==> design/flow/run.sh <==
#!/bin/bash
# the make line also repeats each setting of config.mk as NAME=value (left out here)
make -C /OpenROAD-flow-scripts/flow DESIGN_CONFIG=/design/flow/config.mk WORK_HOME=/design/flow/orfs CLKGATE_MAP_FILE= finish
==> design/flow/config.mk <==
export PLATFORM = sky130hd
export DESIGN_NAME = bridge_top
export DESIGN_NICKNAME = bridge_top
export VERILOG_FILES = /design/flow/design.v
export SDC_FILE = /design/flow/constraint.sdc
export NUM_CORES = 4
export LEC_CHECK = 0
export CAP_MARGIN = 15
export CORE_MARGIN = 5
export CORE_UTILIZATION = 67
export CTS_CLUSTER_DIAMETER = 238
export GPL_ROUTABILITY_DRIVEN = 0
export MAX_ROUTING_LAYER = met4
export PLACE_DENSITY = 0.49
export SETUP_SLACK_MARGIN = 0.17
export SLEW_MARGIN = 20
==> design/flow/constraint.sdc <==
create_clock -name core_clock -period 3.13 [get_ports {hclk}]
set_input_delay 0.6260 -clock core_clock [delete_from_list [all_inputs] [get_ports {hclk}]]
set_output_delay 0.6260 -clock core_clock [all_outputs]
set_load 0.01 [all_outputs]
==> design/flow/design.v <==
module ahb_slave(hclk,hresetn,hwrite,hreadyin,htrans,haddr,hwdata,valid,haddr1,haddr2,haddr3,haddr4,hwdata1,hwdata2,hwdata3,hwdata4,hwritereg,hwritereg1,tempselx);
input hclk,hresetn,hwrite,hreadyin;
input [1:0]htrans;
input [31:0]haddr,hwdata; 
output reg valid,hwritereg,hwritereg1;
output reg [2:0]tempselx;
output reg [31:0] haddr1,haddr2,haddr3,haddr4,hwdata1,hwdata2,hwdata3,hwdata4;
always @(posedge hclk)
  begin
    if(!hresetn)
      begin
        haddr1<=0;
        haddr2<=0;
	haddr3<=0;
        haddr4<=0;
      end
    else
      begin
        haddr1<=haddr;
        haddr2<=haddr1;
	haddr3<=haddr2;
	 haddr4<=haddr3;
      end
  end
always @(posedge hclk)
  begin
    if(!hresetn)
      begin
        hwdata1<=0;
        hwdata2<=0;
	hwdata3<=0;
        hwdata4<=0;
      end
    else
      begin
        hwdata1<=hwdata;
        hwdata2<=hwdata1;
	hwdata3<=hwdata2;
        hwdata4<=hwdata3;
      end
  end
always @(posedge hclk)
  begin
    if(!hresetn)
      begin
        hwritereg<=0;
        hwritereg1<=0; 
      end
    else
      begin
        hwritereg<=hwrite;
        hwritereg1<=hwritereg;
      end
  end
always @(*)
  begin
    valid=1'b0;
    if(hreadyin==1 && haddr>=32'h8000_0000 && haddr<32'h8c00_0000 && (htrans==2'b10 || htrans==2'b11))
      valid=1;
    else
      valid=0;
  end
always @(*)
  begin
    tempselx=3'b000;
    if(haddr>=32'h8000_0000 && haddr<32'h8400_0000)
      tempselx=3'b001; 
    else if(haddr>=32'h8400_0000 && haddr<32'h8800_0000)
      tempselx=3'b010; 
    else if(haddr>=32'h8800_0000 && haddr<32'h8c00_0000)
      tempselx=3'b100; 
  end 
endmodule
module apb_controller(hclk,hresetn,hwrite,hwritereg,hwritereg1,haddr1,haddr2,haddr3,haddr4,haddr,hwdata,hwdata1,hwdata2,hwdata3,hwdata4,tempselx,valid,prdata,pwrite,penable,psel,paddr,pwdata,hr_readyout,hresp,hrdata);
input hclk,hresetn,hwrite,hwritereg,hwritereg1,valid;
input[31:0]haddr1,haddr2,haddr3,haddr4,haddr,hwdata1,hwdata2,hwdata3,hwdata4,hwdata,prdata;
input [2:0]tempselx;
output reg hr_readyout,pwrite,penable;
output [1:0]hresp;
output reg [2:0]psel;
output reg [31:0]paddr,pwdata;
output [31:0]hrdata;
reg penable_temp,pwrite_temp,hr_readyout_temp;
reg [2:0]psel_temp;
reg [31:0]paddr_temp,pwdata_temp;
reg [2:0]present,next;
parameter ST_IDLE=3'b000,
          ST_READ=3'b001,
          ST_RENABLE=3'b010,
          ST_WENABLE=3'b011,
          ST_WRITE=3'b100,
          ST_WWAIT=3'b101,
          ST_WRITEP=3'b110,
          ST_WENABLEP=3'b111;
always@(posedge hclk)
  begin
    if(!hresetn)
      present<=ST_IDLE;
    else
      present<=next;
  end
always@ (*)
  begin
    next=ST_IDLE;
    case(present)
      ST_IDLE:
       begin
        if(valid==1 && hwrite==1)
          next=ST_WWAIT;
        else if(valid==1 && hwrite==0)
          next=ST_READ;
        else 
          next=ST_IDLE;
       end
      ST_WWAIT:
       begin
        if(valid)
          next=ST_WRITEP;
        else
          next=ST_WRITE;
       end
      ST_WRITE:
       begin
        if(valid)
          next=ST_WENABLEP;
        else
          next=ST_WENABLE;
       end
      ST_WENABLE:
       begin
        if(valid==1 && hwrite==0)
          next=ST_READ;
        else if(valid==1 && hwrite==1)
          next=ST_WWAIT;
        else if(valid==0)
          next=ST_IDLE;
       end
      ST_READ:next= ST_RENABLE;
      ST_RENABLE:
       begin
        if(valid==1 && hwrite==0)
          next=ST_READ;
        else if(valid==1 && hwrite==1)
          next=ST_WWAIT;
        else if(valid==0)
          next=ST_IDLE;
       end
      ST_WENABLEP:
       begin
        if(hwritereg1==0)
          next=ST_READ;
        else if(valid==1 && hwritereg==1)
          next=ST_WRITEP;
        else if(valid==0 && hwritereg1==1)
          next=ST_WRITE;
       end
      ST_WRITEP: next=ST_WENABLEP;
      default: next=ST_IDLE;
    endcase  
  end
always@(*)
  begin
    case(present)
      ST_IDLE:
       begin
        if(valid==1 && hwrite==0)
         begin
           paddr_temp=haddr;
	   pwdata_temp=hwdata; 
           pwrite_temp=hwrite; 
           psel_temp=tempselx;
           penable_temp=0;
           hr_readyout_temp=0;
         end
        else if(valid==1 && hwrite==1)
         begin
	   paddr_temp=haddr1;
	   pwrite_temp=hwritereg;
	   pwdata_temp=hwdata;
           psel_temp=0;
           penable_temp=0;
           hr_readyout_temp=1;
         end
        else
         begin
	   paddr_temp=haddr1; 
	   pwrite_temp=hwritereg; 
	   pwdata_temp=hwdata1; 
           psel_temp=0;
           penable_temp=0;
           hr_readyout_temp=1'b1;
         end
       end
      ST_READ:
       begin
        if(!hwritereg) 
	  begin
	    paddr_temp=haddr1;
	    pwdata_temp=hwdata; 
	    pwrite_temp=0;
   	    psel_temp=tempselx;
            penable_temp=1;
            hr_readyout_temp = 1'b1;
	   end
	 else 
	   begin
	     paddr_temp=haddr3;
	     pwdata_temp=hwdata3;
	     pwrite_temp=0;
   	     psel_temp=tempselx;
             penable_temp=1;
             hr_readyout_temp = 1'b1;
	   end
       end
      ST_RENABLE:
       begin
        if(valid==1 && hwrite==0)
         begin
           paddr_temp=haddr;
	   pwdata_temp=hwdata; 
           pwrite_temp=hwrite;
           psel_temp=tempselx;
           penable_temp=0;
           hr_readyout_temp=0;
         end
        else if(valid==1 && hwrite==1)
         begin
	   paddr_temp=haddr4;
   	   pwdata_temp=hwdata4;
	   pwrite_temp=0;
           psel_temp=0;
           penable_temp=0;
           hr_readyout_temp=1;
         end
        else
         begin
	   paddr_temp=haddr2;
	   pwdata_temp=hwdata;
	   pwrite_temp=1'b0;
           psel_temp=0;
           penable_temp=0;
           hr_readyout_temp=1; 
         end     
       end 
      ST_WWAIT:
       begin
         if(valid)
	   begin
	     paddr_temp=haddr1;
             pwdata_temp=hwdata;
             pwrite_temp=hwritereg; 
             psel_temp=tempselx;
             penable_temp=0;
             hr_readyout_temp=0; 
	   end
	  else
	    begin
	      paddr_temp=haddr1;
              pwdata_temp=hwdata;
              pwrite_temp=hwritereg; 
              psel_temp=tempselx;
              penable_temp=0;
              hr_readyout_temp=1; 
	    end
       end
      ST_WRITE:
       begin
         if(hwritereg1) 
	   begin
	     paddr_temp=haddr2; 
	     pwdata_temp=hwdata1;
	     psel_temp=tempselx;
	     pwrite_temp=1;
             penable_temp=1;
             hr_readyout_temp=1; 
	   end
	 else 
	   begin
	     paddr_temp=haddr3; 
	     pwdata_temp=hwdata1;
	     psel_temp=tempselx;
	     pwrite_temp=1;
             penable_temp=1;
             hr_readyout_temp=1; 
	   end
       end
      ST_WENABLE: 
       begin
        if(valid==1 && hwrite==0) 
         begin
	   paddr_temp=haddr; 
           pwdata_temp=hwdata; 
	   pwrite_temp=hwritereg;
           psel_temp=0;
           penable_temp=0;
           hr_readyout_temp=1'b0; 
         end
        else if(valid==1 && hwrite==1) 
         begin 
           paddr_temp=haddr1;
	   pwdata_temp=hwdata; 
           pwrite_temp=hwritereg;
           psel_temp=tempselx;
           penable_temp=0;
           hr_readyout_temp=0;
         end
        else
         begin
	   paddr_temp=haddr3;
	   pwdata_temp=hwdata2;
	   pwrite_temp=1;
           psel_temp=0;
           penable_temp=0;
           hr_readyout_temp=1; 
         end 
       end
      ST_WRITEP:
       begin
	 if(hwritereg==0) 
           begin
	     paddr_temp=haddr2; 
	     pwdata_temp=hwdata1;
	     pwrite_temp=1;
	     psel_temp=tempselx;
             penable_temp=1;
             hr_readyout_temp=0;		  
           end
         else if(hwdata2[31:8]!=24'd0) 
           begin
	     paddr_temp=haddr3; 
	     pwdata_temp=hwdata1;
	     pwrite_temp=1;
	     psel_temp=tempselx;
             penable_temp=1;
             hr_readyout_temp=1;           
           end 
      else 
       begin
         paddr_temp=haddr2;
	 pwdata_temp=hwdata1;
	 pwrite_temp=1;
	 psel_temp=tempselx;
         penable_temp=1;
         hr_readyout_temp=1; 
       end
      end
      ST_WENABLEP:
       begin
         if(valid==0 && hwritereg1==1)
	   begin
	     paddr_temp=haddr2;
             pwdata_temp=hwdata;
             pwrite_temp=hwritereg1; 
             psel_temp=tempselx;
             penable_temp=0;
             hr_readyout_temp=1'b1; 
	   end
	  else if(valid==1 && hwritereg==1)
	    begin
              paddr_temp=haddr2;
              pwdata_temp=hwdata;
              pwrite_temp=hwritereg1; 
              psel_temp=tempselx;
              penable_temp=0;
              hr_readyout_temp=0; 
	    end
	   else  
	     begin
               paddr_temp=haddr2;
               pwdata_temp=hwdata2;
               pwrite_temp=hwritereg1; 
               psel_temp=tempselx;
               penable_temp=0;
               hr_readyout_temp=0;			
	     end 
       end
    endcase
  end
always @(posedge hclk)
  begin
    if(!hresetn)
      begin
        paddr<=0;
        pwdata<=0;
        pwrite<=0;
        psel<=0;
        penable<=0;
        hr_readyout<=1;
      end
    else
      begin
        paddr<=paddr_temp;
        pwdata<=pwdata_temp;
        pwrite<=pwrite_temp;
        psel<=psel_temp;
        penable<=penable_temp;
        hr_readyout<=hr_readyout_temp;
      end
  end
  assign hrdata=prdata; 
  assign hresp=0; 
endmodule
module bridge_top(hclk,hresetn,hwrite,haddr,hwdata,hreadyin,htrans,prdata,pwrite,penable,psel,paddr,pwdata,hrdata,hr_readyout,hresp);
input hclk,hresetn,hwrite,hreadyin;
input [1:0]htrans;
input [31:0]haddr,hwdata,prdata;
output pwrite,penable,hr_readyout;
output [1:0]hresp;
output [2:0]psel;
output [31:0]paddr,pwdata,hrdata;
wire [31:0] hwdata1,hwdata2,hwdata3,hwdata4,haddr1,haddr2,haddr3,haddr4,prdata;
wire [2:0]tempselx;
wire valid,hwritereg,hwritereg1;
ahb_slave ahb_sl(hclk,hresetn,hwrite,hreadyin,htrans,haddr,hwdata,valid,haddr1,haddr2,haddr3,haddr4,hwdata1,hwdata2,hwdata3,hwdata4,hwritereg,hwritereg1,tempselx);
apb_controller apb_c(hclk,hresetn,hwrite,hwritereg,hwritereg1,haddr1,haddr2,haddr3,haddr4,haddr,hwdata,hwdata1,hwdata2,hwdata3,hwdata4,tempselx,valid,prdata,pwrite,penable,psel,paddr,pwdata,hr_readyout,hresp,hrdata);
endmodule
==> out/metrics.csv, run 1 <==
stage,metric,value,unit
placed_design,Placed Area,0.01636,sq mm
worst_setup_path,"delay-heaviest family, CP",buffers and inverters,
synthesis,Top cells by area,"dfxtp_1 45%, and2_1 11%, nand2_1 5.5%, mux2i_1 5.0%, a222oi_1 2.9%",
worst_setup_path,worst path bufs/invs,3,
synthesis,commonest register cell after synthesis,dfxtp_1,
timing,fin crit share,0.8279,
job,Tool Warnings,33,
drt,DR top layer,met4,
layout,area delta synth->final,16.29,%
synthesis,sequential fraction of the synthesis area,0.4464,
placed_design,# port buffers,138,
min_path,Hold EP,ahb_sl.hwdata4[31],
drt,DR vias/cell,6.448,
synthesis,Top logic family,simple AND/OR/NAND/NOR gates,
synthesis,"AND-OR/OR-AND Cells, Area Fraction",0.1945,
pwr,Net Sw Power,2.097,mW
synthesis,Synth Register Bits,336,
pwr,power density cells,531.6,mW/mm^2
cts,Post-CTS Setup Bufs,0,
pwr,Leak,6.498,nW
worst_setup_path,WP data required,3.52,ns
timing,Fin. Hold Viols,0,
worst_setup_path,RR Endpoint,apb_c.pwdata[0],
floorplanning,Die Span Y,160.0,um
synthesis,"EDFF count, synth",0,
drt,routed vias,12750,
worst_setup_path,FF-to-FF path depth,6,
worst_setup_path,worst-path fanout max,23,
cts,post_cts resized,0,
cts,clock latency (worst-skew pair),0.51,ns
floorplanning,row count,54,
drt,met1 wire length,16210,um
timing,Final Slew Violations,0,
global_route,largest net degree at the start of global routing,112,
min_path,hold_sp,ahb_sl.hwdata3[31],
global_route,vias in the first global route,12270,
min_path,WHS Path Cells,1,
layout,final core utilization,0.7980,
worst_setup_path,Setup CP Type,in -> reg,
cts,TritonCTS clock tree,built,
floorplanning,floorplan utilization,0.6862,
synthesis,"Adder Share, Synth",0,
pwr,Logic power comb,617,uW
worst_setup_path,reg-to-reg startpoint,ahb_sl.hwritereg,
pwr,clk pwr,4.16,mW
global_route,Total GRT Usage,0.3017,
synthesis,Mean Syn Cell Area,9.222,sq um
worst_setup_path,crit-path cells,"clkdlybuf4s50_1, or3_4, nor3_4, buf_4, buf_12, mux2i_1, o211ai_1, o311a_1",
layout,post-route cell area,0.01752,sq mm
synthesis,Yosys chip area,0.01507,sq mm
synthesis,ys async rst share,0,
timing,Final setup viols,0,
pwr,Switching Fraction,0.2251,
synthesis,synthesized cell area,0.01507,sq mm
pwr,Seq pwr share,0.487,
floorplanning,full die area,0.02559,sq mm
status,status,no timing/DRC/antenna violations,
drt,DRT iter0 DRCs,1293,
cts,Clock Path Buffers,3,
synthesis,Yosys cell types,60,
layout,final std cells w/o fill,1977,
timing,Final Skew,0.01838,ns
cts,htree depth,2,
placed_design,DP Cell Count,1915,
pwr,Power Sequential,4.54,mW
drt,antenna fix cells,0,
cts,clk sink count,336,
synthesis,yosys stat cell total,1634,
worst_setup_path,CP Launch Type,input pin,
cts,clk slew on worst S/H paths,0.06,ns
floorplanning,Core Area,0.02196,sq mm
layout,Comb area,0.007393,sq mm
worst_setup_path,Critical Path Source,haddr[30],
cts,CTS Buf Count,36,
pwr,clock network fraction of total power,0.447,
worst_setup_path,"setup slack, reg-to-reg",0.62,ns
layout,nets,1775,
drt,WL final,38720,um
pwr,Peak VDD IR,0.0005796,V
synthesis,Dominant cell area share,0.4464,
pwr,top power group,sequential cells,
worst_setup_path,CP Depth,8,
layout,storage element area,0.006733,sq mm
timing,worst-margin pin slew,1.108,ns
pwr,"Power, Total",9.316,mW
job,max_cap viols,0,
worst_setup_path,CP endpoint,apb_c.pwdata[23],
synthesis,synthesized instance count,1634,
synthesis,Simple-Gate Fraction of Synth Area,0.2102,
timing,Fmax,385.9,MHz
timing,setup TNS,0,ns
cts,hold buffer count at CTS,0,
min_path,Hold Path Class,reg -> reg,
pwr,logic gate share of total power,0.066,
drt,DR WL met2,18400,um
timing,RSZ-0062 raised after global routing,no,
drt,met3 WL post-DR,3318,um
synthesis,cell type with the largest total area,dfxtp_1,
global_route,initial antenna violation count,0,
synthesis,Yosys top cell by instances,dfxtp_1,
synthesis,Mux area share,0.08337,
timing,WHS,0.4531,ns
worst_setup_path,slowest cell delay on critical path,0.52,ns
global_route,first-pass GRT wire length,63660,um
global_route,gr ovfl total,0,
worst_setup_path,Worst Setup End Kind,flop,
timing,final worst setup slack,0.5386,ns
synthesis,top cells by count,"336 x dfxtp_1, 261 x and2_1, 221 x nand2_1",
timing,Worst slew margin,0.2604,
drt,drc violations,0,
cts,CTS Root Buffer Type,clkbuf_16,
synthesis,area fraction in xor and xnor cells,0.0005813,
drt,ANT nets after route,0,
worst_setup_path,slowest CP cell,clkdlybuf4s50_1,
floorplanning,Top Ports,206,
drt,DRT Pass-1 Iters,6,
pwr,Pint,7.219,mW
worst_setup_path,crit path DAT,2.98,ns
placed_design,Placement Setup Slack,0.1041,ns
floorplanning,chip width,160.0,um
timing,Final min period,2.591,ns
layout,fill count,1473,
drt,DR WL/cell,19.58,um
synthesis,YS warnings,2,
placed_design,dpl hpwl,22250,um
==> final cells by class <==
class / instances / area share
Timing Repair Buffer: 185 / 0.1059
Clock inverter: 11 / 0.004713
Sequential cell: 336 / 0.3842
Multi-Input combinational cell: 1106 / 0.4219
Inverter: 8 / 0.001714
Clock buffer: 51 / 0.06155
Tap cell: 280 / 0.01999
==> routing by layer <==
| metal | up-vias | GRT usage |
|---|---|---|
| met5 | - | - |
| met4 | 0 | 0.1036 |
| li1 | 5942 | - |
| met3 | 81 | 0.05464 |
| met2 | 631 | 0.4830 |
| met1 | 6094 | 0.3875 |
==> run 2, diff against run 1 <==
- CAP_MARGIN: 15 -> 20
- CORE_MARGIN: 5 -> 2
- CORE_UTILIZATION: 67 -> 43
- CTS_CLUSTER_DIAMETER: 238 -> not set
- GPL_ROUTABILITY_DRIVEN: 0 -> not set
- MAX_ROUTING_LAYER: met4 -> not set
- PLACE_DENSITY: 0.49 -> not set
- SETUP_SLACK_MARGIN: 0.17 -> not set
- clock period: 3.13 -> 3.05 ns (I/O delays scaled with it)
==> run 2 against run 1 <==
Net effect: still clean on timing, DRC and antenna; critical path depth is 1 lower; clock power up 2%; clock-buffer cell count is 1 higher; cell area up 1.9%; sequential power up 3%; critical path type is now reg -> reg; highest routed layer unchanged.
==> out/metrics.csv, run 2 <==
stage,metric,value,unit,change
status,status,no timing/DRC/antenna violations,,unchanged
synthesis,Yosys cell types,60,,unchanged
cts,CTS Root Buffer Type,clkbuf_16,,unchanged
synthesis,synthesized instance count,1634,,unchanged
drt,routed vias,12510,,was 12750
global_route,vias in the first global route,12160,,was 12270
synthesis,Mean Syn Cell Area,9.222,sq um,unchanged
drt,DR WL/cell,19.63,um,was 19.58 um
layout,fill count,3221,,was 1473
synthesis,area fraction in xor and xnor cells,0.0005813,,unchanged
worst_setup_path,Worst Setup End Kind,flop,,unchanged
synthesis,synthesized cell area,0.01507,sq mm,unchanged
worst_setup_path,"setup slack, reg-to-reg",0.46,ns,was 0.62 ns
pwr,clock network fraction of total power,0.443,,was 0.447
pwr,Logic power comb,649,uW,was 617 uW
synthesis,YS warnings,2,,unchanged
min_path,WHS Path Cells,2,,was 1
synthesis,Simple-Gate Fraction of Synth Area,0.2102,,unchanged
drt,drc violations,0,,unchanged
worst_setup_path,Setup CP Type,reg -> reg,,was in -> reg
global_route,gr ovfl total,0,,unchanged
worst_setup_path,CP Depth,7,,was 8
worst_setup_path,worst-path fanout max,34,,was 23
pwr,Peak VDD IR,0.0003516,V,was 0.0005796 V
pwr,Power Sequential,4.66,mW,was 4.54 mW
drt,WL final,42410,um,was 38720 um
synthesis,Yosys chip area,0.01507,sq mm,unchanged
worst_setup_path,"delay-heaviest family, CP",buffers and inverters,,unchanged
layout,nets,1784,,was 1775
worst_setup_path,slowest CP cell,dfxtp_1,,was clkdlybuf4s50_1
synthesis,Top cells by area,"dfxtp_1 45%, and2_1 11%, nand2_1 5.5%, mux2i_1 5.0%, a222oi_1 2.9%",,unchanged
synthesis,cell type with the largest total area,dfxtp_1,,unchanged
floorplanning,Core Area,0.03454,sq mm,was 0.02196 sq mm
synthesis,"Adder Share, Synth",0,,unchanged
worst_setup_path,CP endpoint,apb_c.paddr[8],,was apb_c.pwdata[23]
min_path,Hold Path Class,in -> reg,,was reg -> reg
synthesis,ys async rst share,0,,unchanged
worst_setup_path,crit-path cells,"and2_2, buf_4, or3_1, o31a_1, buf_4, a22oi_1, a221oi_1",,"was clkdlybuf4s50_1, or3_4, nor3_4, buf_4, buf_12, mux2i_1, o211ai_1, o311a_1"
cts,TritonCTS clock tree,built,,unchanged
synthesis,top cells by count,"336 x dfxtp_1, 261 x and2_1, 221 x nand2_1",,unchanged
worst_setup_path,Critical Path Source,ahb_sl.hwritereg,,was haddr[30]
worst_setup_path,CP most frequent cell,buf_4,,
cts,Post-CTS Setup Bufs,0,,unchanged
global_route,Total GRT Usage,0.2310,,was 0.3017
min_path,hold_sp,hresetn,,was ahb_sl.hwdata3[31]
cts,post_cts resized,0,,unchanged
floorplanning,Die Span Y,191.2,um,was 160.0 um
pwr,top power group,sequential cells,,unchanged
synthesis,Top logic family,simple AND/OR/NAND/NOR gates,,unchanged
timing,Final setup viols,0,,unchanged
worst_setup_path,slowest cell delay on critical path,0.63,ns,was 0.52 ns
synthesis,yosys stat cell total,1634,,unchanged
global_route,initial antenna violation count,0,,unchanged
synthesis,Synth Register Bits,336,,unchanged
drt,DRT Pass-1 Iters,7,,was 6
min_path,Hold EP,apb_c.hr_readyout,,was ahb_sl.hwdata4[31]
cts,htree depth,2,,unchanged
worst_setup_path,crit path DAT,2.97,ns,was 2.98 ns
timing,Final Skew,0.01374,ns,was 0.01838 ns
layout,area delta synth->final,18.45,%,was 16.29%
synthesis,sequential fraction of the synthesis area,0.4464,,unchanged
cts,CTS Buf Count,37,,was 36
timing,worst-margin pin slew,1.050,ns,was 1.108 ns
drt,DRT iter0 DRCs,1258,,was 1293
pwr,clk pwr,4.23,mW,was 4.16 mW
cts,clk slew on worst S/H paths,0.06,ns,about the same
floorplanning,floorplan utilization,0.4362,,was 0.6862
layout,final std cells w/o fill,2161,,was 1977
worst_setup_path,RR Endpoint,apb_c.paddr[8],,was apb_c.pwdata[0]
placed_design,gpl congestion,0.7810,,
synthesis,"EDFF count, synth",0,,unchanged
cts,hold buffer count at CTS,0,,unchanged
timing,fin crit share,0.8501,,was 0.8279
placed_design,dpl hpwl,24610,um,was 22250 um
global_route,largest net degree at the start of global routing,112,,unchanged
placed_design,DP Cell Count,2098,,was 1915
timing,RSZ-0062 raised after global routing,no,,unchanged
synthesis,commonest register cell after synthesis,dfxtp_1,,unchanged
job,max_cap viols,0,,unchanged
worst_setup_path,FF-to-FF path depth,7,,was 6
worst_setup_path,CP Launch Type,flop,,was input pin
timing,Final min period,2.593,ns,
cts,clk sink count,336,,unchanged
pwr,Switching Fraction,0.2289,,was 0.2251
global_route,first-pass GRT wire length,67630,um,was 63660 um
worst_setup_path,reg-to-reg startpoint,ahb_sl.hwritereg,,unchanged
timing,Final Slew Violations,0,,unchanged
cts,clock latency (worst-skew pair),0.52,ns,was 0.51 ns
pwr,Net Sw Power,2.183,mW,was 2.097 mW
timing,setup TNS,0,ns,unchanged
worst_setup_path,WP data required,3.42,ns,was 3.52 ns
pwr,logic gate share of total power,0.068,,was 0.066
pwr,power density cells,534.3,mW/mm^2,was 531.6 mW/mm^2
drt,antenna fix cells,0,,unchanged
floorplanning,Top Ports,206,,unchanged
synthesis,Yosys top cell by instances,dfxtp_1,,unchanged
placed_design,# port buffers,138,,unchanged
pwr,Seq pwr share,0.488,,was 0.487
job,Tool Warnings,29,,was 33
synthesis,"AND-OR/OR-AND Cells, Area Fraction",0.1945,,unchanged
synthesis,Dominant cell area share,0.4464,,unchanged
floorplanning,full die area,0.03656,sq mm,was 0.02559 sq mm
worst_setup_path,worst path bufs/invs,2,,was 3
cts,Clock Path Buffers,3,,unchanged
pwr,Pint,7.354,mW,was 7.219 mW
floorplanning,row count,68,,was 54
timing,Worst slew margin,0.3000,,was 0.2604
timing,Fin. Hold Viols,0,,unchanged
timing,Fmax,385.7,MHz,
synthesis,Mux area share,0.08337,,unchanged
drt,ANT nets after route,0,,unchanged
drt,DR vias/cell,5.791,,was 6.448
pwr,Leak,6.551,nW,was 6.498 nW
floorplanning,chip width,191.2,um,was 160.0 um
==> run 2: layer usage <==
metal  wire [um]  global-route usage  vias up
li1            -                   -     5930
met1       19030              0.3149     6022
met2       19450              0.3781      486
met3        3080             0.03764       76
met4         851             0.06302        0
met5           0                   0        -
==> run 2: area by class of cell <==
type / instances / area [sq um] / area share
Timing Repair Buffer: 193 / 1991 / 0.1115
Tap cell: 455 / 569.3 / 0.03190
Clock buffer: 52 / 1052 / 0.05896
Inverter: 8 / 30.03 / 0.001682
Sequential cell: 336 / 6733 / 0.3772
Clock inverter: 11 / 80.08 / 0.004486
Multi-Input combinational cell: 1106 / 7393 / 0.4142
==> run 2: metrics by stage <==
| step | hold slack, ns | cell area (sq um) | setup WS [ns] | total power [mW] | utilization |
|---|---|---|---|---|---|
| floorplan | 0.4295 | 15070 | 0.7827 | 5.093 | - |
| global placement | 0.4403 | 16720 | 0.1039 | 5.390 | 0.4839 |
| detailed placement | 0.4412 | 16720 | 0.02128 | 5.399 | 0.4839 |
| CTS | 0.4415 | 17850 | 0.4135 | 9.631 | 0.5167 |
| global route | 0.4627 | 17850 | 0.3240 | 9.895 | 0.5167 |
| finish | 0.4484 | 17850 | 0.4572 | 9.536 | 0.5167 |
==> run 3, diff against run 2 <==
- CORE_UTILIZATION: 43 -> 40
- SETUP_SLACK_MARGIN: not set -> 0.51
==> run 3 against run 2 <==
Net effect: final cell count up 3.3%; critical endpoint is now apb_c.pwdata[9]; first-iteration DRC count down 5.4%; routed wire length up 1.3%; cell area up 1.0%; still clean on timing, DRC and antenna; clock skew up 0.0032 ns; die size up 7.3%; sequential power about the same; area after synthesis unchanged; clock-buffer cell count up 4; total power up 2.0%; critical path depth up 1.
==> out/metrics.csv, run 3 <==
stage,metric,value,unit,change
layout,fill count,3539,,was 3221
worst_setup_path,"delay-heaviest family, CP",buffers and inverters,,unchanged
drt,antenna fix cells,0,,unchanged
floorplanning,floorplan utilization,0.4029,,was 0.4362
synthesis,Top logic family,simple AND/OR/NAND/NOR gates,,unchanged
pwr,Logic power comb,651,uW,was 649 uW
cts,TritonCTS clock tree,built,,unchanged
layout,Comb area,0.007403,sq mm,was 0.007393 sq mm
global_route,Total GRT Usage,0.2209,,was 0.2310
worst_setup_path,crit path DAT,2.92,ns,was 2.97 ns
worst_setup_path,slowest CP cell,clkdlybuf4s50_1,,was dfxtp_1
timing,final worst setup slack,0.5477,ns,was 0.4572 ns
timing,RSZ-0062 raised after global routing,no,,unchanged
placed_design,dpl hpwl,25500,um,was 24610 um
synthesis,sequential fraction of the synthesis area,0.4464,,unchanged
cts,htree depth,2,,unchanged
floorplanning,Top Ports,206,,unchanged
placed_design,Placement Setup Slack,-0.02257,ns,was 0.02128 ns
worst_setup_path,slowest cell delay on critical path,0.54,ns,was 0.63 ns
synthesis,YS warnings,2,,unchanged
pwr,Switching Fraction,0.2324,,was 0.2289
layout,final core utilization,0.4821,,was 0.5167
synthesis,Top cells by area,"dfxtp_1 45%, and2_1 11%, nand2_1 5.5%, mux2i_1 5.0%, a222oi_1 2.9%",,unchanged
global_route,largest net degree at the start of global routing,136,,was 112
global_route,routing usage on met2,0.3680,,was 0.3781
synthesis,Synth Register Bits,336,,unchanged
pwr,top power group,sequential cells,,unchanged
cts,CTS Buf Count,39,,was 37
cts,clk slew on worst S/H paths,0.06,ns,about the same
job,max_cap viols,0,,unchanged
pwr,clock network fraction of total power,0.454,,was 0.443
worst_setup_path,reg-to-reg startpoint,ahb_sl.hwdata2[21],,was ahb_sl.hwritereg
synthesis,"EDFF count, synth",0,,unchanged
drt,DR WL/cell,19.24,um,was 19.63 um
pwr,power density cells,539.4,mW/mm^2,was 534.3 mW/mm^2
timing,Final min period,2.502,ns,was 2.593 ns
worst_setup_path,worst path bufs/invs,3,,was 2
min_path,WHS Path Cells,3,,was 2
min_path,hold_sp,hresetn,,unchanged
global_route,GR peak layer,met2,,unchanged
synthesis,ys async rst share,0,,unchanged
synthesis,synthesized cell area,0.01507,sq mm,unchanged
worst_setup_path,Setup CP Type,in -> reg,,was reg -> reg
timing,Worst slew margin,0.4511,,was 0.3000
worst_setup_path,FF-to-FF path depth,7,,unchanged
layout,nets,1798,,was 1784
global_route,GR Layer Usage met1,0.2866,,was 0.3149
synthesis,cell type with the largest total area,dfxtp_1,,unchanged
drt,drc violations,0,,unchanged
drt,WL final,42960,um,was 42410 um
layout,area delta synth->final,19.66,%,was 18.45%
synthesis,Yosys cell types,60,,unchanged
floorplanning,chip width,198.1,um,was 191.2 um
floorplanning,Core Area,0.03740,sq mm,was 0.03454 sq mm
timing,Fmax,399.6,MHz,was 385.7 MHz
synthesis,Yosys top cell by instances,dfxtp_1,,unchanged
drt,DR vias/cell,5.645,,was 5.791
floorplanning,Die Span Y,198.1,um,was 191.2 um
pwr,Peak VDD IR,0.0003333,V,was 0.0003516 V
global_route,vias in the first global route,12520,,was 12160
min_path,Hold EP,apb_c.paddr[4],,was apb_c.hr_readyout
worst_setup_path,CP endpoint,apb_c.pwdata[9],,was apb_c.paddr[8]
drt,ANT nets after route,0,,unchanged
worst_setup_path,Worst Setup End Kind,flop,,unchanged
timing,Fin. Hold Viols,0,,unchanged
placed_design,gpl congestion,0.8190,,was 0.7810
synthesis,synthesized instance count,1634,,unchanged
worst_setup_path,Critical Path Source,haddr[29],,was ahb_sl.hwritereg
synthesis,Yosys chip area,0.01507,sq mm,unchanged
synthesis,Dominant cell area share,0.4464,,unchanged
worst_setup_path,CP Launch Type,input pin,,was flop
synthesis,"Adder Share, Synth",0,,unchanged
drt,routed vias,12610,,was 12510
drt,DRT iter0 DRCs,1190,,was 1258
worst_setup_path,crit-path cells,"clkdlybuf4s50_1, or3_4, nor3_4, buf_4, buf_12, mux2i_1, o211ai_1, o311a_1",,"was and2_2, buf_4, or3_1, o31a_1, buf_4, a22oi_1, a221oi_1"
pwr,Pint,7.466,mW,was 7.354 mW
global_route,gr ovfl total,0,,unchanged
global_route,initial antenna violation count,2,,was 0
layout,storage element area,0.006733,sq mm,unchanged
timing,Final Slew Violations,0,,unchanged
floorplanning,row count,71,,was 68
cts,clock latency (worst-skew pair),0.54,ns,was 0.52 ns
drt,DRT Pass-1 Iters,8,,was 7
cts,CTS Root Buffer Type,clkbuf_16,,unchanged
global_route,first-pass GRT wire length,69050,um,was 67630 um
job,Tool Warnings,31,,was 29
global_route,met3 GRT Util,0.04241,,was 0.03764
timing,Final Skew,0.01697,ns,was 0.01374 ns
cts,clk sink count,336,,unchanged
synthesis,Mean Syn Cell Area,9.222,sq um,unchanged
worst_setup_path,RR Endpoint,apb_c.paddr[21],,was apb_c.paddr[8]
min_path,Hold Path Class,in -> reg,,unchanged
worst_setup_path,worst-path fanout max,28,,was 34
cts,hold buffer count at CTS,0,,unchanged
synthesis,top cells by count,"336 x dfxtp_1, 261 x and2_1, 221 x nand2_1",,unchanged
pwr,Power Sequential,4.66,mW,about the same
synthesis,Simple-Gate Fraction of Synth Area,0.2102,,unchanged
worst_setup_path,"setup slack, reg-to-reg",0.71,ns,was 0.46 ns
placed_design,# port buffers,138,,unchanged
timing,fin crit share,0.8204,,was 0.8501
pwr,"Power, Total",9.726,mW,was 9.536 mW
pwr,clk pwr,4.42,mW,was 4.23 mW
timing,setup TNS,0,ns,unchanged
timing,WHS,0.4518,ns,was 0.4484 ns
status,status,no timing/DRC/antenna violations,,unchanged
cts,Clock Path Buffers,3,,unchanged
pwr,Net Sw Power,2.261,mW,was 2.183 mW
pwr,logic gate share of total power,0.067,,was 0.068
pwr,Seq pwr share,0.479,,was 0.488
worst_setup_path,CP Depth,8,,was 7
synthesis,yosys stat cell total,1634,,unchanged
synthesis,"AND-OR/OR-AND Cells, Area Fraction",0.1945,,unchanged
synthesis,commonest register cell after synthesis,dfxtp_1,,unchanged
worst_setup_path,WP data required,3.47,ns,was 3.42 ns
synthesis,area fraction in xor and xnor cells,0.0005813,,unchanged
synthesis,Mux area share,0.08337,,unchanged
timing,Final setup viols,0,,unchanged
timing,worst-margin pin slew,0.8233,ns,was 1.050 ns
pwr,Leak,6.629,nW,was 6.551 nW
floorplanning,full die area,0.03924,sq mm,was 0.03656 sq mm
-- run 3: metrics by stage --
step / instances / cell area [sq um]
final: 2233 / 18030
after global routing: 2233 / 18030
after global placement: 2165 / 16820
after CTS: 2232 / 18010
after floorplan: 1635 / 15070
after detailed placement: 2165 / 16820
-- run 3: metal layers --
metal | wire length, um | part of all wire | up-vias
met5 | 26 | 0.00061 | -
met4 | 827 | 0.019 | 4
met3 | 2965 | 0.069 | 74
met2 | 20390 | 0.47 | 448
met1 | 18750 | 0.44 | 6110
li1 | - | - | 5969
-- run 3: area by class of cell --
type,instances,area share
multi-input combinational,1106,0.4106
timing repair buffer,205,0.1128
tap,511,0.03546
clock buffer,56,0.06099
sequential,336,0.3734
inverter,8,0.001665
clock inverter,11,0.005066
-- run 3: timing repair --
action,4_1_cts,5_1_grt
setup buffers,0,1
gates resized,1,3
pin swaps,0,1
setup endpoints to repair,11,29
==> run 4, diff against run 3 <==
- ABC_AREA: not set -> 1
- CELL_PAD_IN_SITES_GLOBAL_PLACEMENT: not set -> 3
- CORE_ASPECT_RATIO: not set -> 0.64
- CTS_CLUSTER_DIAMETER: not set -> 107
- SETUP_SLACK_MARGIN: 0.51 -> not set
- clock period: 3.05 -> 4.0 ns (I/O delays scaled with it)
==> run 4 against run 3 <==
Net effect: synthesized cell count increased by 52%; die size is 6.6% higher; area after synthesis increased by 6.7%; the flow now stops in global placement without I/O (3_1_place_gp_skip_io).
==> out/metrics.csv, run 4 <==
stage,metric,value,unit,change
synthesis,sequential fraction of the synthesis area,0.4184,,was 0.4464
synthesis,synthesized instance count,2491,,was 1634
synthesis,"AND-OR/OR-AND Cells, Area Fraction",0.1324,,was 0.1945
floorplanning,floorplan utilization,0.4072,,was 0.4029
floorplanning,Die Span Y,164.4,um,was 198.1 um
synthesis,Yosys chip area,0.01608,sq mm,was 0.01507 sq mm
synthesis,top cells by count,"666 x nand2_1, 475 x inv_1, 336 x dfxtp_1",,"was 336 x dfxtp_1, 261 x and2_1, 221 x nand2_1"
status,status,stopped before the end,,was no timing/DRC/antenna violations
synthesis,Synth Register Bits,336,,unchanged
status,Err,[ERROR GPL-0301] Utilization 101.645 % exceeds 100%.,,
synthesis,Yosys cell types,34,,was 60
synthesis,Dominant cell area share,0.4184,,was 0.4464
synthesis,commonest register cell after synthesis,dfxtp_1,,unchanged
floorplanning,row count,58,,was 71
synthesis,synthesized cell area,0.01608,sq mm,was 0.01507 sq mm
synthesis,Mean Syn Cell Area,6.453,sq um,was 9.222 sq um
status,Last stage,global placement without I/O (3_1_place_gp_skip_io),,
synthesis,Top cells by area,"dfxtp_1 42%, nand2_1 16%, inv_1 11%, nor2_1 6.7%, o21ai_0 5.4%",,"was dfxtp_1 45%, and2_1 11%, nand2_1 5.5%, mux2i_1 5.0%, a222oi_1 2.9%"
synthesis,ys async rst share,0,,unchanged
synthesis,yosys stat cell total,2491,,was 1634
synthesis,"EDFF count, synth",0,,unchanged
floorplanning,Core Area,0.03948,sq mm,was 0.03740 sq mm
synthesis,Top logic family,simple AND/OR/NAND/NOR gates,,unchanged
synthesis,area fraction in xor and xnor cells,0,,was 0.0005813
floorplanning,chip width,254.6,um,was 198.1 um
synthesis,"Adder Share, Synth",0,,unchanged
synthesis,YS warnings,2,,unchanged
floorplanning,full die area,0.04185,sq mm,was 0.03924 sq mm
synthesis,Yosys top cell by instances,nand2_1,,was dfxtp_1
synthesis,Simple-Gate Fraction of Synth Area,0.2811,,was 0.2102
synthesis,cell type with the largest total area,dfxtp_1,,unchanged
synthesis,Mux area share,0,,was 0.08337
==> run 5, diff against run 4 <==
- CELL_PAD_IN_SITES_DETAIL_PLACEMENT: not set -> 0
- CELL_PAD_IN_SITES_GLOBAL_PLACEMENT: 3 -> 2
- CORE_ASPECT_RATIO: 0.64 -> not set
- CORE_UTILIZATION: 40 -> 42
- CTS_CLUSTER_DIAMETER: 107 -> 93
- GPL_ROUTABILITY_DRIVEN: not set -> 1
- MAX_ROUTING_LAYER: not set -> met4
- PLACE_DENSITY: not set -> 0.86
- SETUP_SLACK_MARGIN: not set -> 0.21
- SLEW_MARGIN: 20 -> 0
- TNS_END_PERCENT: not set -> 30
- clock period: 4.0 -> 1.84 ns (I/O delays scaled with it)
==> run 5 against run 4 <==
Net effect: now clean on timing, DRC and antenna; area after synthesis unchanged; die size is 4.8% lower; synthesized cell count did not move.
==> out/metrics.csv, run 5 <==
stage,metric,value,unit,change
drt,antenna fix cells,0,,
timing,WHS,0.1586,ns,
worst_setup_path,CP endpoint,apb_c.paddr[1],,
layout,fill count,3819,,
pwr,power density cells,805.9,mW/mm^2,
global_route,largest net degree at the start of global routing,47,,
floorplanning,Core Area,0.03767,sq mm,was 0.03948 sq mm
worst_setup_path,CP Depth,13,,
worst_setup_path,worst-path fanout max,5,,
worst_setup_path,worst path bufs/invs,3,,
min_path,Hold Path Class,in -> reg,,
job,Tool Warnings,32,,
timing,Final setup viols,0,,
floorplanning,full die area,0.03986,sq mm,was 0.04185 sq mm
layout,area delta synth->final,30.37,%,
floorplanning,floorplan utilization,0.4268,,was 0.4072
pwr,logic gate share of total power,0.079,,
min_path,hold_sp,hresetn,,
drt,routed vias,15510,,
placed_design,DP Cell Count,3076,,
worst_setup_path,crit path DAT,2.21,ns,
cts,clk sink count,336,,
synthesis,Yosys cell types,34,,unchanged
timing,Final Slew Violations,0,,
pwr,top power group,the clock network,,
cts,clk slew on worst S/H paths,0.06,ns,
pwr,"Power, Total",16.89,mW,
pwr,clk pwr,7.86,mW,
synthesis,synthesized instance count,2491,,unchanged
worst_setup_path,Critical Path Source,ahb_sl.hwdata2[31],,
floorplanning,chip width,199.6,um,was 254.6 um
synthesis,sequential fraction of the synthesis area,0.4184,,unchanged
synthesis,Yosys chip area,0.01608,sq mm,unchanged
synthesis,yosys stat cell total,2491,,unchanged
cts,hold buffer count at CTS,0,,
synthesis,YS warnings,2,,unchanged
synthesis,Top logic family,simple AND/OR/NAND/NOR gates,,unchanged
min_path,WHS Path Cells,3,,
pwr,Peak VDD IR,0.0006489,V,
worst_setup_path,slowest CP cell,dfxtp_4,,
global_route,initial antenna violation count,0,,
cts,CTS Root Buffer Type,clkbuf_16,,
worst_setup_path,WP data required,2.28,ns,
timing,Worst slew margin,0.5153,,
timing,Fmax,567.3,MHz,
layout,final core utilization,0.5564,,
synthesis,area fraction in xor and xnor cells,0,,unchanged
global_route,first-pass GRT wire length,80660,um,
synthesis,Mean Syn Cell Area,6.453,sq um,unchanged
floorplanning,Top Ports,206,,
layout,final std cells w/o fill,3194,,
drt,DR vias/cell,4.856,,
job,max_cap viols,0,,
cts,htree depth,2,,
synthesis,Mux area share,0,,unchanged
status,status,no timing/DRC/antenna violations,,was stopped before the end
min_path,Hold EP,ahb_sl.haddr4[4],,
synthesis,"Adder Share, Synth",0,,unchanged
drt,WL final,51530,um,
synthesis,commonest register cell after synthesis,dfxtp_1,,unchanged
timing,Final Skew,0.009660,ns,
pwr,Leak,10.96,nW,
placed_design,# port buffers,138,,
worst_setup_path,FF-to-FF path depth,13,,
pwr,clock network fraction of total power,0.465,,
global_route,gr ovfl total,0,,
synthesis,Synth Register Bits,336,,unchanged
placed_design,Placed Area,0.01848,sq mm,
synthesis,cell type with the largest total area,dfxtp_1,,unchanged
timing,Fin. Hold Viols,0,,
synthesis,"EDFF count, synth",0,,unchanged
timing,fin crit share,0.9580,,
synthesis,Dominant cell area share,0.4184,,unchanged
worst_setup_path,slowest cell delay on critical path,0.36,ns,
worst_setup_path,Setup CP Type,reg -> reg,,
pwr,Pint,12.89,mW,
pwr,Switching Fraction,0.2368,,
layout,nets,2757,,
drt,DR WL/cell,16.13,um,
synthesis,Yosys top cell by instances,nand2_1,,unchanged
drt,DRT Pass-1 Iters,5,,
placed_design,dpl hpwl,30650,um,
worst_setup_path,"setup slack, reg-to-reg",0.08,ns,
cts,Clock Path Buffers,3,,
cts,CTS Buf Count,40,,
timing,Final min period,1.763,ns,
layout,storage element area,0.006766,sq mm,
timing,worst-margin pin slew,0.7271,ns,
timing,RSZ-0062 raised after global routing,yes,,
drt,drc violations,0,,
layout,post-route cell area,0.02096,sq mm,
placed_design,gpl congestion,0.8339,,
global_route,Total GRT Usage,0.2668,,
worst_setup_path,"delay-heaviest family, CP",simple AND/OR/NAND/NOR gates,,
synthesis,"AND-OR/OR-AND Cells, Area Fraction",0.1324,,unchanged
pwr,Power Sequential,7.70,mW,
drt,ANT nets after route,0,,
synthesis,top cells by count,"666 x nand2_1, 475 x inv_1, 336 x dfxtp_1",,unchanged
worst_setup_path,RR Endpoint,apb_c.paddr[1],,
synthesis,Simple-Gate Fraction of Synth Area,0.2811,,unchanged
global_route,vias in the first global route,14790,,
floorplanning,row count,71,,was 58
layout,Comb area,0.007089,sq mm,
pwr,Seq pwr share,0.456,,
floorplanning,Die Span Y,199.6,um,was 164.4 um
synthesis,ys async rst share,0,,unchanged
pwr,Logic power comb,1.33,mW,
pwr,Net Sw Power,3.999,mW,
drt,DRT iter0 DRCs,1087,,
worst_setup_path,crit-path cells,"nor2_4, nand2_2, nor2_4, nand3_4, nand2_8, clkinvlp_4, buf_6, nor2_2, nor2_1, nor2_1, nand3_1, nand2_1, inv_1",,
worst_setup_path,Worst Setup End Kind,flop,,
worst_setup_path,reg-to-reg startpoint,ahb_sl.hwdata2[31],,
synthesis,Top cells by area,"dfxtp_1 42%, nand2_1 16%, inv_1 11%, nor2_1 6.7%, o21ai_0 5.4%",,unchanged
cts,TritonCTS clock tree,built,,
synthesis,synthesized cell area,0.01608,sq mm,unchanged
worst_setup_path,CP Launch Type,flop,,
cts,clock latency (worst-skew pair),0.55,ns,
==> run 5: per-layer routing <==
layer | vias up | part of all wire | GRT usage
li1 | 7888 | - | -
met4 | 0 | 0.022 | 0.08258
met3 | 86 | 0.056 | 0.03426
met5 | - | 0 | -
met2 | 423 | 0.45 | 0.4135
met1 | 7112 | 0.48 | 0.3623
==> run 5: cell type report <==
type                    count  share of cell area
clock buffers              63             0.05767
clock inverters             7            0.004239
repair buffers            293              0.1588
multi-input cells        1499              0.3383
inverters                 485             0.08764
flip-flops and latches    336              0.3229
well taps                 511             0.03051
==> run 5: per-stage QoR <==
stage / setup WS [ns] / setup TNS, ns
after detailed placement: -0.6640 / -40.60
final: 0.07721 / 0
after global routing: -0.07608 / -0.3363
after CTS: 0.1068 / 0
after floorplan: 0.1833 / 0
after global placement: -0.5848 / -36.64
==> run 5: timing repair <==
action,4_1_cts,5_1_grt
pin swaps,84,67
hold endpoints to repair,0,0
resized,242,59
setup buffers,22,13
cloned,11,2
endpoints found under the setup margin,140,66
==> run 6, diff against run 5 <==
- CELL_PAD_IN_SITES_DETAIL_PLACEMENT: 0 -> not set
- CELL_PAD_IN_SITES_GLOBAL_PLACEMENT: 2 -> not set
- CORE_UTILIZATION: 42 -> 72
- CTS_CLUSTER_DIAMETER: 93 -> not set
- GPL_ROUTABILITY_DRIVEN: 1 -> not set
- MAX_ROUTING_LAYER: met4 -> not set
- PLACE_DENSITY: 0.86 -> not set
- SETUP_SLACK_MARGIN: 0.21 -> not set
- SLEW_MARGIN: 0 -> 20
- TNS_END_PERCENT: 30 -> not set
- clock period: 1.84 -> 6.13 ns (I/O delays scaled with it)
==> run 6 against run 5 <==
Net effect: still clean on timing, DRC and antenna; non-clock buffer count decreased by 141; total power fell by 71%; via count grew 1.4%; sequential share of layout area is 4.5 points higher.
==> out/metrics.csv, run 6 <==
stage,metric,value,unit,change
status,status,no timing/DRC/antenna violations,,unchanged
timing,RSZ-0062 raised after global routing,no,,was yes
pwr,logic gate share of total power,0.069,,was 0.079
synthesis,Top cells by area,"dfxtp_1 42%, nand2_1 16%, inv_1 11%, nor2_1 6.7%, o21ai_0 5.4%",,unchanged
timing,Fmax,230.0,MHz,
floorplanning,row count,54,,was 71
cts,CTS Root Buffer Type,clkbuf_16,,unchanged
synthesis,area fraction in xor and xnor cells,0,,unchanged
worst_setup_path,Worst Setup End Kind,flop,,unchanged
worst_setup_path,worst-path fanout max,42,,was 5
placed_design,gpl congestion,0.8611,,was 0.8339
cts,clk slew on worst S/H paths,0.06,ns,about the same
worst_setup_path,CP endpoint,apb_c.pwdata[5],,was apb_c.paddr[1]
synthesis,Simple-Gate Fraction of Synth Area,0.2811,,unchanged
synthesis,YS warnings,2,,unchanged
floorplanning,full die area,0.02354,sq mm,was 0.03986 sq mm
job,Tool Warnings,33,,was 32
timing,Fin. Hold Viols,0,,unchanged
worst_setup_path,slowest CP cell,nor2_4,,was dfxtp_4
min_path,Hold Path Class,reg -> reg,,was in -> reg
global_route,vias in the first global route,15050,,was 14790
worst_setup_path,Setup CP Type,in -> reg,,was reg -> reg
global_route,gr ovfl total,0,,unchanged
worst_setup_path,reg-to-reg startpoint,ahb_sl.hwritereg,,was ahb_sl.hwdata2[31]
layout,nets,2611,,was 2757
drt,ANT nets after route,0,,unchanged
floorplanning,Die Span Y,153.4,um,was 199.6 um
floorplanning,Top Ports,206,,unchanged
cts,TritonCTS clock tree,built,,unchanged
cts,hold buffer count at CTS,0,,unchanged
placed_design,# port buffers,138,,unchanged
synthesis,"AND-OR/OR-AND Cells, Area Fraction",0.1324,,unchanged
floorplanning,Core Area,0.02189,sq mm,was 0.03767 sq mm
timing,Final Skew,0.01798,ns,was 0.009660 ns
cts,clock latency (worst-skew pair),0.52,ns,was 0.55 ns
synthesis,commonest register cell after synthesis,dfxtp_1,,unchanged
pwr,Seq pwr share,0.478,,was 0.456
timing,worst-margin pin slew,1.098,ns,was 0.7271 ns
worst_setup_path,"delay-heaviest family, CP",simple AND/OR/NAND/NOR gates,,unchanged
synthesis,Top logic family,simple AND/OR/NAND/NOR gates,,unchanged
pwr,Logic power comb,336,uW,was 1.33 mW
floorplanning,chip width,153.4,um,was 199.6 um
drt,DR vias/cell,5.591,,was 4.856
timing,WHS,0.4192,ns,was 0.1586 ns
cts,Post-CTS Setup Bufs,0,,was 22
timing,Final min period,4.349,ns,
timing,Worst slew margin,0.2665,,was 0.5153
worst_setup_path,crit path DAT,4.74,ns,was 2.21 ns
worst_setup_path,CP most frequent cell,nor2_1,,
cts,clk sink count,336,,unchanged
pwr,Leak,9.575,nW,was 10.96 nW
worst_setup_path,FF-to-FF path depth,10,,was 13
cts,post_cts resized,0,,was 242
job,max_cap viols,0,,unchanged
layout,area delta synth->final,13.69,%,was 30.37%
min_path,WHS Path Cells,2,,was 3
synthesis,synthesized cell area,0.01608,sq mm,unchanged
placed_design,dpl hpwl,23830,um,was 30650 um
worst_setup_path,RR Endpoint,apb_c.paddr[3],,was apb_c.paddr[1]
global_route,initial antenna violation count,1,,was 0
synthesis,Yosys chip area,0.01608,sq mm,unchanged
min_path,hold_sp,ahb_sl.hwdata3[1],,was hresetn
pwr,Net Sw Power,1.097,mW,was 3.999 mW
worst_setup_path,Critical Path Source,haddr[30],,was ahb_sl.hwdata2[31]
floorplanning,floorplan utilization,0.7343,,was 0.4268
global_route,first-pass GRT wire length,70470,um,was 80660 um
worst_setup_path,crit-path cells,"clkdlybuf4s50_1, nor3_4, nand4_4, nor2_4, inv_2, o211ai_1, nand2_1, nor2_1, nor2_1",,"was nor2_4, nand2_2, nor2_4, nand3_4, nand2_8, clkinvlp_4, buf_6, nor2_2, nor2_1, nor2_1, nand3_1, nand2_1, inv_1"
global_route,largest net degree at the start of global routing,162,,was 47
pwr,clock network fraction of total power,0.452,,was 0.465
drt,DRT iter0 DRCs,1646,,was 1087
synthesis,sequential fraction of the synthesis area,0.4184,,unchanged
pwr,Power Sequential,2.32,mW,was 7.70 mW
synthesis,synthesized instance count,2491,,unchanged
pwr,"Power, Total",4.844,mW,was 16.89 mW
synthesis,cell type with the largest total area,dfxtp_1,,unchanged
pwr,Switching Fraction,0.2266,,was 0.2368
cts,Clock Path Buffers,3,,unchanged
synthesis,Dominant cell area share,0.4184,,unchanged
pwr,clk pwr,2.19,mW,was 7.86 mW
synthesis,yosys stat cell total,2491,,unchanged
worst_setup_path,CP Depth,9,,was 13
min_path,Hold EP,ahb_sl.hwdata4[1],,was ahb_sl.haddr4[4]
worst_setup_path,"setup slack, reg-to-reg",2.72,ns,was 0.08 ns
global_route,Total GRT Usage,0.3601,,was 0.2668
synthesis,top cells by count,"666 x nand2_1, 475 x inv_1, 336 x dfxtp_1",,unchanged
synthesis,"Adder Share, Synth",0,,unchanged
cts,htree depth,2,,unchanged
worst_setup_path,worst path bufs/invs,2,,was 3
timing,Final Slew Violations,0,,unchanged
drt,drc violations,0,,unchanged
synthesis,ys async rst share,0,,unchanged
placed_design,Placed Area,0.01709,sq mm,was 0.01848 sq mm
synthesis,Mean Syn Cell Area,6.453,sq um,unchanged
synthesis,Yosys cell types,34,,unchanged
synthesis,Mux area share,0,,unchanged
worst_setup_path,CP Launch Type,input pin,,was flop
synthesis,Yosys top cell by instances,nand2_1,,unchanged
synthesis,Synth Register Bits,336,,unchanged
timing,setup TNS,0,ns,unchanged
cts,CTS Buf Count,35,,was 40
layout,post-route cell area,0.01828,sq mm,was 0.02096 sq mm
pwr,Pint,3.746,mW,was 12.89 mW
worst_setup_path,WP data required,6.52,ns,was 2.28 ns
pwr,top power group,sequential cells,,was the clock network
drt,routed vias,15730,,was 15510
drt,DR WL/cell,15.47,um,was 16.13 um
timing,fin crit share,0.7094,,was 0.9580
worst_setup_path,slowest cell delay on critical path,0.90,ns,was 0.36 ns
synthesis,"EDFF count, synth",0,,unchanged
timing,Final setup viols,0,,unchanged
pwr,Peak VDD IR,0.0002454,V,was 0.0006489 V
drt,DRT Pass-1 Iters,5,,unchanged
pwr,power density cells,265.0,mW/mm^2,was 805.9 mW/mm^2
drt,WL final,43520,um,was 51530 um
## run 6: routing by layer
| metal | GRT usage | vias up | wire length [um] |
|---|---|---|---|
| met5 | 0 | - | 0 |
| met4 | 0.1678 | 0 | 1269 |
| met3 | 0.06294 | 133 | 4724 |
| met2 | 0.5916 | 871 | 20360 |
| met1 | 0.4644 | 7160 | 17160 |
| li1 | - | 7564 | - |
## run 6: through the flow
step / util / setup slack [ns] / std cells
CTS: 0.8347 / 1.885 / 2812
finish: 0.8349 / 1.781 / 2813
global route: 0.8349 / 1.630 / 2813
floorplan: - / 3.559 / 2492
global placement: 0.7805 / 1.460 / 2752
detailed placement: 0.7805 / 1.387 / 2752
## run 6: final cells by class
| type | instances | area (sq um) |
|---|---|---|
| well taps | 280 | 350.3 |
| clock inverters | 9 | 147.6 |
| multi-input cells | 1499 | 6680 |
| flip-flops and latches | 336 | 6731 |
| inverters | 485 | 1822 |
| diodes | 1 | 2.502 |
| clock buffers | 51 | 1039 |
| repair buffers | 152 | 1504 |
| fillers | 1495 | 3615 |
==> run 7, diff against run 6 <==
- ABC_AREA: 1 -> not set
- CORE_ASPECT_RATIO: not set -> 0.64
- CORE_UTILIZATION: 72 -> 40
- CTS_CLUSTER_DIAMETER: not set -> 341
- clock period: 6.13 -> 4.0 ns (I/O delays scaled with it)
==> run 7 against run 6 <==
Net effect: still clean on timing, DRC and antenna; critical path depth fell by 2; sequential cell count is the same; via count is 21% lower; cell area is 3.3% lower; hold slack better by 0.021 ns; largest cell class is now combinational gates; largest power group unchanged.
==> out/metrics.csv, run 7 <==
stage,metric,value,unit,change
timing,worst-margin pin slew,1.080,ns,was 1.098 ns
pwr,Peak VDD IR,0.0002396,V,was 0.0002454 V
placed_design,gpl congestion,0.7801,,was 0.8611
job,max_cap viols,0,,unchanged
cts,CTS Buf Count,36,,was 35
synthesis,Top cells by area,"dfxtp_1 45%, and2_1 11%, nand2_1 5.5%, mux2i_1 5.0%, a222oi_1 2.9%",,"was dfxtp_1 42%, nand2_1 16%, inv_1 11%, nor2_1 6.7%, o21ai_0 5.4%"
synthesis,Mux area share,0.08337,,was 0
drt,routed vias,12440,,was 15730
cts,Clock Path Buffers,3,,unchanged
pwr,Power Sequential,3.55,mW,was 2.32 mW
worst_setup_path,reg-to-reg startpoint,apb_c.present[4],,was ahb_sl.hwritereg
synthesis,Yosys cell types,60,,was 34
placed_design,Placed Area,0.01648,sq mm,was 0.01709 sq mm
worst_setup_path,Critical Path Source,haddr[30],,unchanged
synthesis,Simple-Gate Fraction of Synth Area,0.2102,,was 0.2811
worst_setup_path,WP data required,4.37,ns,was 6.52 ns
timing,Final Slew Violations,0,,unchanged
worst_setup_path,crit path DAT,3.24,ns,was 4.74 ns
synthesis,yosys stat cell total,1634,,was 2491
drt,DRT iter0 DRCs,1304,,was 1646
drt,DR WL/cell,19.69,um,was 15.47 um
min_path,WHS Path Cells,1,,was 2
synthesis,sequential fraction of the synthesis area,0.4464,,was 0.4184
layout,area delta synth->final,17.24,%,was 13.69%
floorplanning,Core Area,0.03686,sq mm,was 0.02189 sq mm
global_route,largest net degree at the start of global routing,136,,was 162
cts,hold buffer count at CTS,0,,unchanged
synthesis,Dominant cell area share,0.4464,,was 0.4184
global_route,Total GRT Usage,0.2129,,was 0.3601
placed_design,dpl hpwl,24890,um,was 23830 um
synthesis,YS warnings,2,,unchanged
cts,htree depth,2,,unchanged
floorplanning,Die Span Y,159.3,um,was 153.4 um
global_route,first-pass GRT wire length,67320,um,was 70470 um
status,status,no timing/DRC/antenna violations,,unchanged
timing,RSZ-0062 raised after global routing,no,,unchanged
pwr,logic gate share of total power,0.066,,was 0.069
synthesis,Synth Register Bits,336,,unchanged
worst_setup_path,CP endpoint,apb_c.pwdata[1],,was apb_c.pwdata[5]
worst_setup_path,Setup CP Type,in -> reg,,unchanged
worst_setup_path,slowest CP cell,clkdlybuf4s50_1,,was nor2_4
floorplanning,Top Ports,206,,unchanged
worst_setup_path,worst-path fanout max,66,,was 42
floorplanning,full die area,0.03928,sq mm,was 0.02354 sq mm
drt,DR vias/cell,5.710,,was 5.591
placed_design,# port buffers,138,,unchanged
worst_setup_path,RR Endpoint,apb_c.pwdata[7],,was apb_c.paddr[3]
floorplanning,floorplan utilization,0.4088,,was 0.7343
pwr,clk pwr,3.34,mW,was 2.19 mW
timing,Final min period,2.875,ns,
timing,Worst slew margin,0.2791,,was 0.2665
global_route,initial antenna violation count,3,,was 1
synthesis,"AND-OR/OR-AND Cells, Area Fraction",0.1945,,was 0.1324
worst_setup_path,CP Depth,7,,was 9
global_route,gr ovfl total,0,,unchanged
layout,post-route cell area,0.01767,sq mm,was 0.01828 sq mm
worst_setup_path,CP Launch Type,input pin,,unchanged
pwr,Switching Fraction,0.2337,,was 0.2266
synthesis,"Adder Share, Synth",0,,unchanged
synthesis,Yosys top cell by instances,dfxtp_1,,was nand2_1
cts,clock latency (worst-skew pair),0.53,ns,was 0.52 ns
drt,ANT nets after route,0,,unchanged
synthesis,ys async rst share,0,,unchanged
drt,DRT Pass-1 Iters,8,,was 5
pwr,Pint,5.651,mW,was 3.746 mW
worst_setup_path,"delay-heaviest family, CP",simple AND/OR/NAND/NOR gates,,unchanged
synthesis,area fraction in xor and xnor cells,0.0005813,,was 0
timing,Final setup viols,0,,unchanged
min_path,Hold EP,ahb_sl.hwdata4[15],,was ahb_sl.hwdata4[1]
timing,setup TNS,0,ns,unchanged
pwr,top power group,sequential cells,,unchanged
synthesis,Top logic family,simple AND/OR/NAND/NOR gates,,unchanged
layout,nets,1762,,was 2611
cts,TritonCTS clock tree,built,,unchanged
cts,clk sink count,336,,unchanged
pwr,Net Sw Power,1.723,mW,was 1.097 mW
pwr,power density cells,417.4,mW/mm^2,was 265.0 mW/mm^2
synthesis,synthesized cell area,0.01507,sq mm,was 0.01608 sq mm
global_route,vias in the first global route,11790,,was 15050
pwr,Logic power comb,487,uW,was 336 uW
timing,fin crit share,0.7187,,was 0.7094
worst_setup_path,Worst Setup End Kind,flop,,unchanged
cts,Post-CTS Setup Bufs,0,,unchanged
synthesis,Mean Syn Cell Area,9.222,sq um,was 6.453 sq um
min_path,Hold Path Class,reg -> reg,,unchanged
synthesis,cell type with the largest total area,dfxtp_1,,unchanged
drt,drc violations,0,,unchanged
synthesis,synthesized instance count,1634,,was 2491
worst_setup_path,worst path bufs/invs,2,,unchanged
synthesis,top cells by count,"336 x dfxtp_1, 261 x and2_1, 221 x nand2_1",,"was 666 x nand2_1, 475 x inv_1, 336 x dfxtp_1"
pwr,clock network fraction of total power,0.453,,was 0.452
pwr,Seq pwr share,0.481,,was 0.478
synthesis,Yosys chip area,0.01507,sq mm,was 0.01608 sq mm
worst_setup_path,FF-to-FF path depth,6,,was 10
pwr,Leak,6.434,nW,was 9.575 nW
drt,WL final,42880,um,was 43520 um
cts,clk slew on worst S/H paths,0.06,ns,about the same
cts,CTS Root Buffer Type,clkbuf_16,,unchanged
synthesis,"EDFF count, synth",0,,unchanged
min_path,hold_sp,ahb_sl.hwdata3[15],,was ahb_sl.hwdata3[1]
timing,Fin. Hold Viols,0,,unchanged
synthesis,commonest register cell after synthesis,dfxtp_1,,unchanged
job,Tool Warnings,30,,was 33
worst_setup_path,crit-path cells,"clkdlybuf4s50_1, or3_4, nor3_4, buf_12, nand3_1, and4_1, a311oi_1",,"was clkdlybuf4s50_1, nor3_4, nand4_4, nor2_4, inv_2, o211ai_1, nand2_1, nor2_1, nor2_1"
worst_setup_path,slowest cell delay on critical path,0.51,ns,was 0.90 ns
timing,Fmax,347.9,MHz,
cts,post_cts resized,0,,unchanged
worst_setup_path,"setup slack, reg-to-reg",1.21,ns,was 2.72 ns
floorplanning,row count,56,,was 54
timing,Final Skew,0.01854,ns,was 0.01798 ns
floorplanning,chip width,246.6,um,was 153.4 um
==> run 7: area by class of cell <==
cell class                      count  area, sq um
Timing Repair Buffer              172         1708
Fill cell                        3483        19190
Inverter                            8        30.03
Clock buffer                       54         1121
Sequential cell                   336         6733
Tap cell                          493        616.8
Antenna cell                        1        2.502
Multi-Input combinational cell   1106         7393
Clock inverter                      8        61.31
==> run 7: metrics by stage <==
step           utilization  hold slack (ns)  setup slack, ns  std cells  power (mW)
5_1_grt             0.4793           0.4619            1.035       2177       7.643
4_1_cts             0.4793           0.4514            1.175       2177       7.436
6_report            0.4793           0.4400            1.125       2178       7.374
3_3_place_gp        0.4472           0.4401           0.6743       2115       4.099
3_5_place_dp        0.4472           0.4419           0.6167       2115       4.106
2_1_floorplan            -           0.4295            1.543       1635       3.883
==> run 7: metal layers <==
layer | vias up | global-route usage | routed length, um
met3 | 55 | 0.04315 | 2876
met2 | 422 | 0.3175 | 18440
met1 | 6058 | 0.3136 | 20880
li1 | 5898 | - | -
met4 | 4 | 0.04956 | 655
met5 | - | 0 | 30
No activity file was given, so power comes from the tool's default toggle rates.
